Setup of run A:
// cordic_sincos
module cordic_sincos(
	input clk,
	input rst,
	input start,
	input [15:0] z0,
	output ready,
	output reg done,
	output [15:0] x,
	output [15:0] y
	);
For scale: ~900 cells after synthesis, about 53 I/O pins, roughly 0.0065 mm^2 of cells after synthesis.
clock: 3.51 ns
lec_check: 0
abc_area: 1
cap_margin: 20
core_margin: 2
core_utilization: 72
cts_cluster_diameter: 29
cts_cluster_size: 74
place_density_lb_addon: 0.3
setup_slack_margin: 0.99
slew_margin: 20
run.sh (not shown) runs the stock make flow with config.mk's settings and CLKGATE_MAP_FILE=.
Run A: aborted in 5_1_grt (tool error)
--- input diff run A..run B ---
Settings: CTS_CLUSTER_DIAMETER no longer set, was 29; SETUP_SLACK_MARGIN no longer set, was 0.99; ABC_AREA no longer set, was 1; PLACE_DENSITY_LB_ADDON no longer set, was 0.3; CTS_CLUSTER_SIZE no longer set, was 74; CORE_UTILIZATION now 64, was 72; the clock period (ns, I/O delays scaled along) now 3.65, was 3.51.
## What came out
Adder-cell share of the synthesized area ended up 0.46 points higher on run B than on run A.
Note that the number of placed instances, taps included recorded for run A amounts to 1.07 times the value seen in run B.
Looking at synthesized area, run B sits 3.0% below run A.
Ran to the end and failed final checks on setup timing: run B.
The flow ended early for run A: it failed with a tool error in 5_1_grt.
Synthesis area per yosys ended up about 3% lower on run B than on run A.
Run B against run A: distinct cell type count after synthesis higher; xor/xnor cell area share of the yosys netlist went up; count of hold-fix buffers inserted at cts neither gained nor lost much; die outline area went up 8.7%.
Where detailed-placement wirelength estimate is concerned, run A is better than run B.
Synthesized cell count in run B is 23% below run A.
Placeable core area of run B exceeds that of run A by more than 10%.
For run C, these inputs were changed with respect to run B:
Settings: CORE_UTILIZATION: 64 -> 40; the clock period (ns, I/O delays scaled along): 3.65 -> 5.0.
## What came out
- Run C went all the way through the flow, and no timing, DRC or antenna check failed.
- Going from run B to run C, global-route usage shows a reduction of 16 points, fraction of the cycle the final worst path needs decreased 21 points.
- Post-cts repair resize count on run C is down relative to run B.
- Compared with run B, run C shows combinational power lower by 49%.
- Compared to run B, run C has worst path buffer plus inverter count 1 higher.
- Run comparison: run C slowest library cell on the worst path sky130_fd_sc_hd__mux4_2; run B slowest library cell on the worst path sky130_fd_sc_hd__mux4_1
- Run C vs. run B: total number of multi-input combinational cells closely matched the old numbers; first-pass GRT wire length decreased by 9.6% relative to the old numbers; final sequential cell count closely matched the old numbers.
- On layout buffer count excluding clock buffers: run C sits below run B.
- Changes observed in run C relative to run B: worst setup slack up 860 ps, aggregate routed wire length down about 19%.
Relative to run C, the following input files were edited for run D:
Settings: CORE_UTILIZATION changed from 40 to 11; the clock period (ns, I/O delays scaled along) changed from 5.0 to 7.7.
### Flow results
As far as gate count of the mapped netlist is concerned, run D and run C perform about the same.
When run D is measured against run C, its number of clock-tree buffers in the layout turns out 1 higher.
The higher total routing resource utilization after global routing of run D and run C is in run C.
Going from run C to run D, the tap cell count was found to have gone up by 545.
Diff run D..run C | max-cap check violation count | negligible
Run comparison: run C slowest stage cell on the critical path sky130_fd_sc_hd__mux4_2; run D slowest stage cell on the critical path sky130_fd_sc_hd__dfxtp_1
Maximum operating frequency for run D: about 13% down relative to run C
STATUS post-route cell area: run D loses against run C
### run D -> run E
Settings: SETUP_SLACK_MARGIN: unset -> -0.24; CORE_UTILIZATION: 11 -> 68; the clock period (ns, I/O delays scaled along): 7.7 -> 3.98.
==> results <==
- Run E finished all stages; however, its layout fails the closing checks, the failures being setup timing.
- Run E vs run D — floorplan die height dropped by more than half
- As far as design area is concerned, run E and run D perform about the same.
- Run E vs run D, worst hold slack went up by 47 ps.

* * *

Starting RTL as in the previous note.
==> flow/design.v (excerpt) <==
module cordic_sincos(
	input clk,
	input rst,
	input start,
	input [15:0] z0,
	output ready,
	output reg done,
	output [15:0] x,
	output [15:0] y
	);
	reg busy;
	reg [3:0] cnt;
	wire load;
	assign ready = ~busy;
	assign load = rst | (start & ~busy);
	always @(posedge clk)
	begin
		if(rst)
		begin
			busy <= 1'b0;
			cnt <= 4'd0;
			done <= 1'b0;
		end
		else
		begin
			done <= 1'b0;
			if(!busy)
			begin
				cnt <= 4'd0;
				if(start)
					busy <= 1'b1;
			end
			else
			begin
				cnt <= cnt + 4'd1;
				if(cnt == 4'd15)
				begin
					busy <= 1'b0;
					done <= 1'b1;
				end
			end
		end
	end
	datapathnew2 dp(x,y,z0,cnt,load,~busy,clk);
endmodule
==> flow/config.mk <==
export PLATFORM = sky130hd
export DESIGN_NAME = cordic_sincos
export DESIGN_NICKNAME = cordic_sincos
export VERILOG_FILES = /design/flow/design.v
export SDC_FILE = /design/flow/constraint.sdc
export NUM_CORES = 4
export LEC_CHECK = 0
export ABC_AREA = 1
export CAP_MARGIN = 35
export CELL_PAD_IN_SITES_GLOBAL_PLACEMENT = 0
export CORE_ASPECT_RATIO = 0.84
export CORE_MARGIN = 2
export CORE_UTILIZATION = 16
export CTS_CLUSTER_DIAMETER = 217
export CTS_CLUSTER_SIZE = 13
export GPL_TIMING_DRIVEN = 1
export MAX_ROUTING_LAYER = met4
export MIN_ROUTING_LAYER = met1
export PLACE_DENSITY_LB_ADDON = 0.19
export SETUP_SLACK_MARGIN = 0.45
export SLEW_MARGIN = 20
export TNS_END_PERCENT = 95
==> flow/constraint.sdc <==
create_clock -name core_clock -period 3.16 [get_ports {clk}]
set_input_delay 0.6320 -clock core_clock [delete_from_list [all_inputs] [get_ports {clk}]]
set_output_delay 0.6320 -clock core_clock [all_outputs]
set_load 0.01 [all_outputs]
The baseline finished but fails on setup timing.
Edit:
- CAP_MARGIN: 35 -> 15
- CELL_PAD_IN_SITES_DETAIL_PLACEMENT: unset -> 1
- CORE_ASPECT_RATIO: 0.84 -> 0.92
- CTS_CLUSTER_DIAMETER: 217 -> 28
- CTS_CLUSTER_SIZE: 13 -> unset
- SETUP_SLACK_MARGIN: 0.45 -> unset
- clock period: 3.16 -> 3.63 ns (I/O delays scaled with it)
This time the run went through all stages and came out clean.
Critical path depth falls by 5.
Sequential power falls by about 10%.
Power falls by 30%.
Clock skew is about the same.
Non-clock buffer count went down by 145.
Edit:
- ABC_AREA: 1 -> 0
- CAP_MARGIN: 15 -> 20
- CELL_PAD_IN_SITES_DETAIL_PLACEMENT: 1 -> 2
- CORE_ASPECT_RATIO: 0.92 -> 1.51
- CTS_CLUSTER_DIAMETER: 28 -> 293
- CTS_CLUSTER_SIZE: unset -> 17
- GPL_ROUTABILITY_DRIVEN: unset -> 0
- GPL_TIMING_DRIVEN: 1 -> 0
- MIN_ROUTING_LAYER: met1 -> met2
- SETUP_SLACK_MARGIN: unset -> 1.0
- SLEW_MARGIN: 20 -> 10
After rerunning:
- With this change the flow finished but failed the layout checks on setup timing
- synthesized area went down by a few percent
- cell area went up by roughly a tenth
- first-iteration DRC count went up to 3.6 times its value
- global-route usage went up by 11 points
- setup slack loses 1.4 ns
- sequential power went up by about a fifth
- sequential cell count stays the same
- routed wire length went up by a quarter to a third
- critical path depth went up by 2
- core utilization went up by 3.3 points
- via count went up by a quarter to a third
Edit:
- ABC_AREA: 0 -> unset
- CELL_PAD_IN_SITES_DETAIL_PLACEMENT: 2 -> unset
- CELL_PAD_IN_SITES_GLOBAL_PLACEMENT: 0 -> unset
- CORE_ASPECT_RATIO: 1.51 -> unset
- CORE_UTILIZATION: 16 -> 19
- CTS_CLUSTER_DIAMETER: 293 -> unset
- CTS_CLUSTER_SIZE: 17 -> unset
- GPL_ROUTABILITY_DRIVEN: 0 -> unset
- GPL_TIMING_DRIVEN: 0 -> unset
- MAX_ROUTING_LAYER: met4 -> unset
- MIN_ROUTING_LAYER: met2 -> unset
- PLACE_DENSITY_LB_ADDON: 0.19 -> unset
- SETUP_SLACK_MARGIN: 1.0 -> unset
- SLEW_MARGIN: 10 -> 20
- TNS_END_PERCENT: 95 -> unset
- clock period: 3.63 -> 4.75 ns (I/O delays scaled with it)
What happened:
- With this change the flow passed the timing, DRC and antenna checks
- hold slack degrades by 0.0073 ns
- die size goes down by 16%
- first-iteration DRC count fell by 73%
- via count falls by 37%
- sequential cell count does not change

* * *

Setup of try-onyx:
Starting RTL as in the previous note.
==> flow/config.mk <==
export PLATFORM = sky130hd
export DESIGN_NAME = cordic_sincos
export DESIGN_NICKNAME = cordic_sincos
export VERILOG_FILES = /design/flow/design.v
export SDC_FILE = /design/flow/constraint.sdc
export NUM_CORES = 4
export LEC_CHECK = 0
export ABC_AREA = 0
export CAP_MARGIN = 20
export CELL_PAD_IN_SITES_DETAIL_PLACEMENT = 2
export CELL_PAD_IN_SITES_GLOBAL_PLACEMENT = 0
export CORE_ASPECT_RATIO = 1.51
export CORE_MARGIN = 2
export CORE_UTILIZATION = 16
export CTS_CLUSTER_DIAMETER = 293
export CTS_CLUSTER_SIZE = 17
export GPL_ROUTABILITY_DRIVEN = 0
export GPL_TIMING_DRIVEN = 0
export MAX_ROUTING_LAYER = met4
export MIN_ROUTING_LAYER = met1
export PLACE_DENSITY_LB_ADDON = 0.19
export SLEW_MARGIN = 10
export TNS_END_PERCENT = 95
==> flow/constraint.sdc <==
create_clock -name core_clock -period 3.63 [get_ports {clk}]
set_input_delay 0.7260 -clock core_clock [delete_from_list [all_inputs] [get_ports {clk}]]
set_output_delay 0.7260 -clock core_clock [all_outputs]
set_load 0.01 [all_outputs]
Completing all stages was not enough for try-onyx: its layout failed the final checks because of setup timing.
## Diff of input files: try-raven against try-onyx
Settings: removing CTS_CLUSTER_SIZE (formerly 17); changing CORE_ASPECT_RATIO from 1.51 to 0.92; setting SETUP_SLACK_MARGIN to 0.45 for the first time; changing SLEW_MARGIN from 10 to 20; changing CTS_CLUSTER_DIAMETER from 293 to 217; changing GPL_TIMING_DRIVEN from 0 to 1; changing CAP_MARGIN from 20 to 35; removing CELL_PAD_IN_SITES_DETAIL_PLACEMENT (formerly 2); removing GPL_ROUTABILITY_DRIVEN (formerly 0); changing the clock period (ns, I/O delays scaled along) from 3.63 to 3.16.
==> comparison <==
Comparing try-onyx and try-raven, the higher horizontal die dimension is on try-raven. Although try-raven finished all stages, its layout failed final checks on setup timing. Relative to try-onyx, minimum setup slack in the final design has gone down in try-raven. Logic depth of the worst register-to-register path (higher): try-onyx. The final area of try-raven exceeds that of try-onyx by about 9%. try-raven ended up with a lower register-to-register slack than try-onyx did. Going from try-onyx to try-raven, post-layout net count grows by 89. Summary of try-raven over try-onyx: logic area +25 µm², core utilization +2.1 points.
--- input diff try-raven..try-quartz ---
Settings: CTS_CLUSTER_DIAMETER now 28, was 217; CTS_CLUSTER_SIZE now 15, previously not set; MAX_ROUTING_LAYER no longer set, was met4; CORE_UTILIZATION now 72, was 16; ABC_AREA now 1, was 0; the clock period (ns, I/O delays scaled along) now 4.44, was 3.16.
try-raven and try-quartz: one clean run, try-quartz; the rest did not finish clean. Lower area fraction in and, or, nand and nor cells after synthesis was reported by try-raven, not try-quartz. Storage element area sits lower in try-quartz than in try-raven. Against try-raven, number of global-route vias before repair in try-quartz fell by a few percent. In try-quartz relative to try-raven, total power had gone down by more than half. Proportion of final cell area spent on non-clock buffers (higher): try-raven.
--- input diff try-quartz..try-sierra ---
Settings: CORE_UTILIZATION changed from 72 to 16; CTS_CLUSTER_SIZE removed (was 15); ABC_AREA changed from 1 to 0; MIN_ROUTING_LAYER changed from met1 to met2; the clock period (ns, I/O delays scaled along) changed from 4.44 to 4.9.
--- outcome ---
try-sierra -> stages 100% | layout checks FAIL | DRC
Looking at clock buffer count, try-sierra sits 2 lower than try-quartz does.
Net switching power figure, try-quartz and try-sierra: smaller value in try-quartz
Taking try-quartz as the reference point, the number of remaining DRC errors of try-sierra rises by 1.
When try-sierra is measured against try-quartz, its aggregate routed wire length turns out 3700 µm higher.
The final hold slack of try-sierra falls short of that of try-quartz by 0.0037 ns.
Sum of internal, switching and leakage power (higher): try-sierra
simple AND/OR/NAND/NOR gates as the top logic cell family in the synthesized netlist was reported by try-quartz, and AND-OR/OR-AND gates by try-sierra.
The run showing the smaller met1 routed wirelength after detailed routing is try-sierra.
Maximum frequency from static timing analysis delta (try-sierra − try-quartz): unfavourable
diff inputs: try-sierra => try-zinc
Settings: swapping 0.19 for 0.3 in PLACE_DENSITY_LB_ADDON; swapping met2 for met1 in MIN_ROUTING_LAYER; swapping 35 for 0 in CAP_MARGIN; putting CTS_CLUSTER_SIZE at 86 where nothing was set; swapping 16 for 72 in CORE_UTILIZATION; swapping 95 for 5 in TNS_END_PERCENT; swapping 0 for 1 in ABC_AREA; swapping 4.9 for 2.82 in the clock period (ns, I/O delays scaled along).
==> comparison <==
Looking only at die area, and setting everything else aside, the lower value of try-sierra and try-zinc goes to try-zinc. From try-sierra to try-zinc the numbers moved as follows: buffer count from post-CTS setup fixing went up 1, total cell area at the placement stage rose about 10%, synthesized chip area reported by yosys moved up, die height lower. Status: try-zinc FAILED at global routing (tool error). Looking at effective utilization at floorplan, try-zinc sits 57 points higher than try-sierra does.
Power and IR drop assume default switching activity.
